xenon:
==> flow/design.v <==
module CPU(clk, rst, memoryData, memoryAddress, dataOut, readSignal, writeSignal, AC);
input clk;
input rst;  
input [15:0] memoryData;
reg [3:0] state;
reg [5:0] PC;
reg [10:0] MAR;
reg signed [15:0] MBR;
reg [3:0] opcode;
reg M;
reg [15:0] IR;
reg zeroFlag, overflowFlag, carryFlag, negativeFlag;
output reg readSignal;
output reg writeSignal;
output reg signed [15:0] AC;
output reg [15:0] dataOut; 
output reg [10:0] memoryAddress;
reg signed [15:0] result;
parameter Load = 4'd1, Store = 4'd2, Add = 4'd3, Sub = 4'd4, Mul = 4'd5, Div = 4'd6 , Branch = 4'd7, BRZ = 4'd8;
always @ (posedge clk) begin
	if (rst) begin
	PC <= 0;
	state = 0;
	AC <= 0;
	dataOut <= 0;
	memoryAddress <= 0;
	zeroFlag = 0;
	overflowFlag = 0;
	carryFlag = 0;
	negativeFlag = 0;
	readSignal = 1;
	writeSignal = 0;
	end
	else
	case (state)
		0: begin  
			MAR <= PC;
			state = 1;
		end
		1: begin  
			writeSignal = 0;
			readSignal = 1;
			memoryAddress <= MAR;
			PC <= PC + 1;
			state = 2;
		end
		2:state = 3;  
		3: begin
			MBR <= memoryData;
			state = 4;
		end
		4: begin
			IR <= MBR;
			state = 5;
		end
		5: begin  
			opcode <= IR[15:12];
			M <= IR[11];
			MAR <= IR[10:0];
			state = 6;
		end
		6: begin
				if (opcode == Branch) begin  
					PC <= MAR; 
					state = 0;
				end
				else if (opcode == BRZ) begin  
					if(zeroFlag == 1 && M == 1) begin
						PC <= MAR;
						state = 0;
					end
					else begin
						state = 0;
					end
				end
				else begin
					state = 7;
				end
		end
		7: begin
			if (opcode == Store) begin
				memoryAddress <= MAR;
			end
			state = 8;
		end
		8: begin
			if (opcode == Store) begin  
				writeSignal = 1;
				readSignal = 0;
				dataOut <= AC;
				state = 0;
			end
			else begin
				state = 9;
			end
		end
		9: begin
			writeSignal = 0;
			readSignal = 1;
			if(M == 1) begin
				memoryAddress <= MAR;
			end
			state = 10;
			end
		10: begin
			state = 11;
		end
		11: begin
			if (M == 1) begin
				MBR <= memoryData;
			end
			else if (M == 0) begin
				MBR <= $signed(IR[10:0]);
			end
			state = 12;
		end
		12: begin  
			if (opcode == Load) begin  
				AC <= MBR;
				state = 0;
			end
			else if (opcode != Add && opcode != Sub && opcode != Mul && opcode != Div) begin  
				state = 0;
			end
			else begin
				case(opcode)
				Add :  
					begin
					{carryFlag, result} = AC + MBR;
					zeroFlag = (result==0)? 1:0;
					if(AC[15]==MBR[15]) begin
					  if(MBR[15]==result[15])begin
					  overflowFlag = 0;
					  end
					  else begin
					  overflowFlag = 1;
					  end
					end
					else begin
					overflowFlag = 0;
					end						
					negativeFlag =(result[15]==1)? 1:0;	
					end
				Sub :  
					begin
					{carryFlag, result} = AC - MBR;
					zeroFlag = (result==0)? 1:0;
					if(AC[15]==MBR[15]) begin
					  if(MBR[15]==result[15])begin
					  overflowFlag = 0;
					  end
					  else begin
					  overflowFlag = 1;
					  end
					end
					else begin
					overflowFlag = 0;
					end
					negativeFlag =(result[15]==1)? 1:0;
					end
				Mul :  
					begin
					result = AC * MBR;
					zeroFlag = (result==0)? 1:0;
					if(result > 16'h0FFF || result < 16'hF000) begin
					overflowFlag = 1;
					end
					else begin
						overflowFlag = 0;
					end
					negativeFlag =(result[15]==1)? 1:0;
					end	
				Div :  
					begin
					if (MBR == 0) result = 0;  
					else result = AC / MBR;
					zeroFlag = (result==0)? 1:0;
					negativeFlag =(result[15]==1)? 1:0;
					end						
			endcase  
			AC <= result;
			state = 0;
			end
		end
	endcase
end
endmodule
clock: 21.5 ns
lec_check: 0
cap_margin: 15
core_margin: 2
core_utilization: 72
cts_cluster_diameter: 360
cts_cluster_size: 38
place_density: 0.63
slew_margin: 20
tns_end_percent: 90
run.sh (not shown) runs the stock make flow with config.mk's settings and CLKGATE_MAP_FILE=.
Stage in which a tool error killed xenon: 4_1_cts.
Inputs modified between xenon and ember:
- removing TNS_END_PERCENT (formerly 90)
- changing CTS_CLUSTER_DIAMETER from 360 to 340
- changing PLACE_DENSITY from 0.63 to 0.4
- setting SETUP_SLACK_MARGIN to -1.24 for the first time
- changing CTS_CLUSTER_SIZE from 38 to 99
- setting ABC_AREA to 1 for the first time
- changing the clock period (ns, I/O delays scaled along) from 21.5 to 44.8
The flow did not stop early for ember: all stages ran, and the layout cleared the timing, design-rule and antenna checks. Fraction of synthesized area in multiplexers is lower on ember. Final estimated routing congestion in global placement for ember is lower than for xenon. Cell count after synthesis: lower on xenon. ember vs xenon: adder-cell area share of the yosys netlist up in ember. Taking xenon as the reference, in ember synthesized area went down 0.75%; post-placement cell count went down 0.69%.
Setup changes, ember to lagoon
- SETUP_SLACK_MARGIN no longer set, was -1.24
- PLACE_DENSITY now 0.6, was 0.4
- CTS_CLUSTER_DIAMETER no longer set, was 340
- CAP_MARGIN now 20, was 15
- CORE_UTILIZATION now 40, was 72
- CTS_CLUSTER_SIZE no longer set, was 99
- ABC_AREA no longer set, was 1
- the clock period (ns, I/O delays scaled along) now 38.3, was 44.8
Notes after the runs:
Sort lagoon and ember by share of cell area taken by muxes after synthesis, descending, and lagoon comes first. [lagoon vs ember] post-layout worst setup margin: lower in lagoon. ~same clock latency on the worst-skew pair in lagoon and ember. ember → lagoon: signed area change from the synthesized netlist to the final layout picked up an extra 3.4 points; register-to-register slack lower. Note that the number of gates on the worst path with buffers counted recorded for ember amounts to 1.8 times the value seen in lagoon.
#### Input delta (harbor over lagoon)
- CORE_UTILIZATION: 40 -> 72
- SETUP_SLACK_MARGIN: unset -> 2.54
- the clock period (ns, I/O delays scaled along): 38.3 -> 8.53
--- outcome ---
Number of buffers inserted by port buffering came out exactly the same in harbor and lagoon.
Die size in harbor vs lagoon: down about 44%
On post-synthesis cell area, harbor and lagoon are neck and neck.
Status: harbor FAILED at 4_1_cts (tool error)
[inputs] maple vs harbor
- CTS_CLUSTER_SIZE now 99, previously not set
- ABC_AREA now 1, previously not set
- SETUP_SLACK_MARGIN no longer set, was 2.54
- the clock period (ns, I/O delays scaled along) now 58.2, was 8.53
Notes after the runs:
- maple ran to completion and came out clean on the timing, design-rule and antenna checks.
- harbor -> maple: number of ports placed on the die boundary flat
- The netlist area before placement of maple is lower than that of harbor.
- Sort maple and harbor by adder-cell share of the synthesized area, descending, and maple comes first.
- Mux share of post-synthesis cell area: maple and harbor compared, higher one is harbor
- Post-synthesis average cell area: maple < harbor
- ~same core footprint in maple and harbor
- On number of enable-type register cells in the synthesized netlist, maple and harbor are neck and neck.
- maple — compound-gate portion of the synthesized area 6.7 points lower, harbor as reference
- Die area for maple is lower than for harbor.
Relative to maple, the following input files were edited for cedar:
- ABC_AREA no longer set, was 1
- CORE_UTILIZATION now 40, was 72
- CTS_CLUSTER_SIZE no longer set, was 99
- the clock period (ns, I/O delays scaled along) now 42.0, was 58.2
--- outcome ---
- Hold slack improves in cedar relative to maple.
- Share of the clock period used by the worst path, cedar and maple: smaller value in maple
- cedar vs. maple: async set-reset flop share out of synthesis now sits at about the same level; power per cell area shows an increase of 36%.
- The sequential element share of the synthesized area on maple is in line with that on cedar.
- Between cedar and maple, the post-synth net total is lower for cedar.
- Non-clock buffer count ended up 29 higher on cedar than on maple.
- When the final numbers for cedar and maple were put side by side, the total via count in the routed design turned out to be greater in maple.
No activity file was given, so power comes from the tool's default toggle rates.
